==> flow/design.v (excerpt) <==
module alu_top (
    input             clk,
    input      [15:0] a,
    input      [15:0] b,
    input      [2:0]  opcode,
    input      [1:0]  mode,
    output reg [31:0] result,
    output reg        eq
);
    reg [15:0] a_q;
    reg [15:0] b_q;
    reg [2:0]  opcode_q;
    reg [1:0]  mode_q;
    wire [31:0] alu_out;
    wire        alu_eq;
    ALU u_alu (.a(a_q), .b(b_q), .opcode(opcode_q), .mode(mode_q),
               .outALU(alu_out), .eq(alu_eq));
    always @(posedge clk) begin
        a_q      <= a;
        b_q      <= b;
        opcode_q <= opcode;
        mode_q   <= mode;
        result   <= alu_out;
        eq       <= alu_eq;
    end
endmodule
Size: roughly 71 I/O pins, about 39000 um^2 of cells after synthesis.
==> flow/config.mk <==
export PLATFORM = sky130hd
export DESIGN_NAME = alu_top
export DESIGN_NICKNAME = alu_top
export VERILOG_FILES = /design/flow/design.v
export SDC_FILE = /design/flow/constraint.sdc
export NUM_CORES = 4
export LEC_CHECK = 0
export ABC_AREA = 1
export CAP_MARGIN = 20
export CORE_MARGIN = 2
export CORE_UTILIZATION = 71
export CTS_CLUSTER_DIAMETER = 298
export CTS_CLUSTER_SIZE = 100
export PLACE_DENSITY = 0.36
export SETUP_SLACK_MARGIN = 5.0
export SLEW_MARGIN = 20
export TNS_END_PERCENT = 10
==> flow/constraint.sdc <==
create_clock -name core_clock -period 48.4 [get_ports {clk}]
set_input_delay 9.6800 -clock core_clock [delete_from_list [all_inputs] [get_ports {clk}]]
set_output_delay 9.6800 -clock core_clock [all_outputs]
set_load 0.01 [all_outputs]
run.sh (not shown) runs the stock make flow with config.mk's settings and CLKGATE_MAP_FILE=.
The baseline never finished: it broke off in 4_1_cts on DPL-0038.
==> next run, changes <==
ABC_AREA = default   (was 1)
CORE_UTILIZATION = 40   (was 71)
CTS_CLUSTER_DIAMETER = default   (was 298)
CTS_CLUSTER_SIZE = default   (was 100)
PLACE_DENSITY = default   (was 0.36)
SETUP_SLACK_MARGIN = default   (was 5.0)
TNS_END_PERCENT = default   (was 10)
clock period = 87.1 ns   (was 48.4 ns; I/O delays follow)
The changed run completed without violations.
Synthesized area goes down by 5.4%.
Die size came out higher by 67%.
Synthesized cell count falls by 16%.
==> next run, changes <==
CORE_UTILIZATION = 70   (was 40)
CTS_CLUSTER_DIAMETER = 363   (was default)
MAX_ROUTING_LAYER = met4   (was default)
clock period = 83.8 ns   (was 87.1 ns; I/O delays follow)
The changed run completed, yet does not pass: setup timing.
Core utilization came out higher by 37 points.
Design area came out lower by 0.41%.
Hold slack is worse by 220 ps.
Die area came out lower by 42%.
==> next run, changes <==
ABC_AREA = 1   (was default)
CORE_UTILIZATION = 71   (was 70)
CTS_CLUSTER_DIAMETER = default   (was 363)
MAX_ROUTING_LAYER = default   (was met4)
clock period = 113.0 ns   (was 83.8 ns; I/O delays follow)
What happened: Now the flow finished clean; synthesized cell count increases by about a fifth; hold slack improves by 79 ps; routed wire length went down by a quarter to a third; register-to-register slack gets better by 13000 ps; die size climbs by a few percent; setup slack is better by 13000 ps; core utilization decreases by 13 points; cell count grows by a few percent.
==> next run, changes <==
ABC_AREA = default   (was 1)
CORE_UTILIZATION = 40   (was 71)
clock period = 90.0 ns   (was 113.0 ns; I/O delays follow)
Maximum frequency increases by 18%.
Via count increases by 1.7%.
Cell area increases by 10%.
Wire length increases by 26%.
Count of clock-buffer cells in the layout stays the same.
Hold slack is better by 100 ps.
Setup slack is worse by 7700 ps.

========
== violet ==
Starting RTL as in the previous note.
export LEC_CHECK = 0
export CAP_MARGIN = 20
export CORE_MARGIN = 2
export CORE_UTILIZATION = 72
export CTS_CLUSTER_DIAMETER = 363
export CTS_CLUSTER_SIZE = 41
export MAX_ROUTING_LAYER = met4
export SLEW_MARGIN = 20
create_clock -name core_clock -period 83.8 [get_ports {clk}]
violet did not run to completion, as it errored out during global routing.
Edits applied to the flow inputs when going from violet to harbor:
- CTS_CLUSTER_SIZE no longer set, was 41
- CTS_CLUSTER_DIAMETER now 333, was 363
## What came out
- harbor never completed, since it errored out during global routing.
- violet -> harbor: count of flip-flops with a built-in enable after synthesis delta 0, exact match
Inputs modified between harbor and yarrow:
- clearing CTS_CLUSTER_DIAMETER, which used to be 333
- swapping 72 for 58 in CORE_UTILIZATION
- clearing MAX_ROUTING_LAYER, which used to be met4
- swapping 83.8 for 73.8 in the clock period (ns, I/O delays scaled along)
## What came out
yarrow never completed, since it errored out during global routing.
Re number of clock sinks seen by CTS: no difference whatsoever between yarrow and harbor.
Taking harbor over yarrow, the horizontal extent of the die ratio works out to 0.899.
Note that the HPWL reported at the end of detailed placement recorded for harbor amounts to 0.853 times the value seen in yarrow.
Floorplan check, yarrow vs harbor: die outline larger in yarrow
Diff harbor -> yarrow: starting utilization of the core area -15 points; cell area after placement increased 0.0083 mm2.
Inputs modified between yarrow and willow:
- setting TNS_END_PERCENT to 5 for the first time
- setting SETUP_SLACK_MARGIN to 0.66 for the first time
- changing CAP_MARGIN from 20 to 15
- changing CORE_UTILIZATION from 58 to 66
- setting CTS_CLUSTER_DIAMETER to 44 for the first time
- setting ABC_AREA to 1 for the first time
yarrow terminated abnormally: global routing reported GRT-0232.
In willow the implementation ran to completion but is not tape-out ready, as the final checks report setup timing.
willow vs yarrow on sequential fraction of the synthesis area: willow is the lower one.
| worst slack at placement | lower: yarrow |
Taking willow as 1.0, yarrow lands at 0.839 on synthesized cell count.
willow ended with more area fraction in and, or, nand and nor cells than yarrow.
In willow, total die size is lower than in yarrow.
Against yarrow, willow reports a post-cts resize count that is lower.
NOTE: area share of xor/xnor cells in the synthesized design in willow exceeds that of yarrow
Any difference in number of clock sinks between willow and yarrow is small enough to ignore.
willow vs. yarrow: area reported by Yosys stat shows an increase of 5.7%; post-synthesis cell count from yosys has increased; number of CTS-inserted buffers roughly the same.

========
JK:
alu_top again, from the RTL that the note above started with.
Settings: LEC_CHECK=0, ABC_AREA=1, CAP_MARGIN=0, CORE_MARGIN=4, CORE_UTILIZATION=72, CTS_CLUSTER_DIAMETER=362, HOLD_SLACK_MARGIN=0.3, SETUP_SLACK_MARGIN=1.22, SLEW_MARGIN=40, TNS_END_PERCENT=85; clock period 15.7 ns.
JK did not make it past 3_5_place_dp, where a tool error ended it.
Changes in MS relative to JK:
Settings: TNS_END_PERCENT removed (was 85); HOLD_SLACK_MARGIN removed (was 0.3); CTS_CLUSTER_DIAMETER removed (was 362); ABC_AREA removed (was 1); CAP_MARGIN changed from 0 to 20; SLEW_MARGIN changed from 40 to 20; SETUP_SLACK_MARGIN removed (was 1.22); CORE_UTILIZATION changed from 72 to 26; CORE_MARGIN changed from 4 to 2; the clock period (ns, I/O delays scaled along) changed from 15.7 to 87.1.
## What came out
No stage failed in MS, and the final checks on the layout all came back clean.
Cmp MS and JK / synthesized netlist cell count / higher: JK
Going from JK to MS, number of cell instances after yosys synthesis shrinks by 16%.
MS: chip area in the Yosys report lower than JK
The die used by MS is larger than the one used by JK.
Re number of I/O port buffers: no difference whatsoever between JK and MS.
Edits applied to the flow inputs when going from MS to AL:
Settings: CTS_CLUSTER_DIAMETER newly set to 363; CORE_UTILIZATION changed from 26 to 72; MAX_ROUTING_LAYER newly set to met4; CTS_CLUSTER_SIZE newly set to 33; the clock period (ns, I/O delays scaled along) changed from 87.1 to 83.8.
--- outcome ---
Horizontal extent of the die sits lower in AL than in MS.
Weighted congestion reported at the end of routability-driven placement for AL is higher than for MS.
Run status, AL: aborted in 5_1_grt, error ODB-0269
The number of flops mapped to enable cells by yosys was comparable across MS and AL.
Die area (MS / AL): 2.7
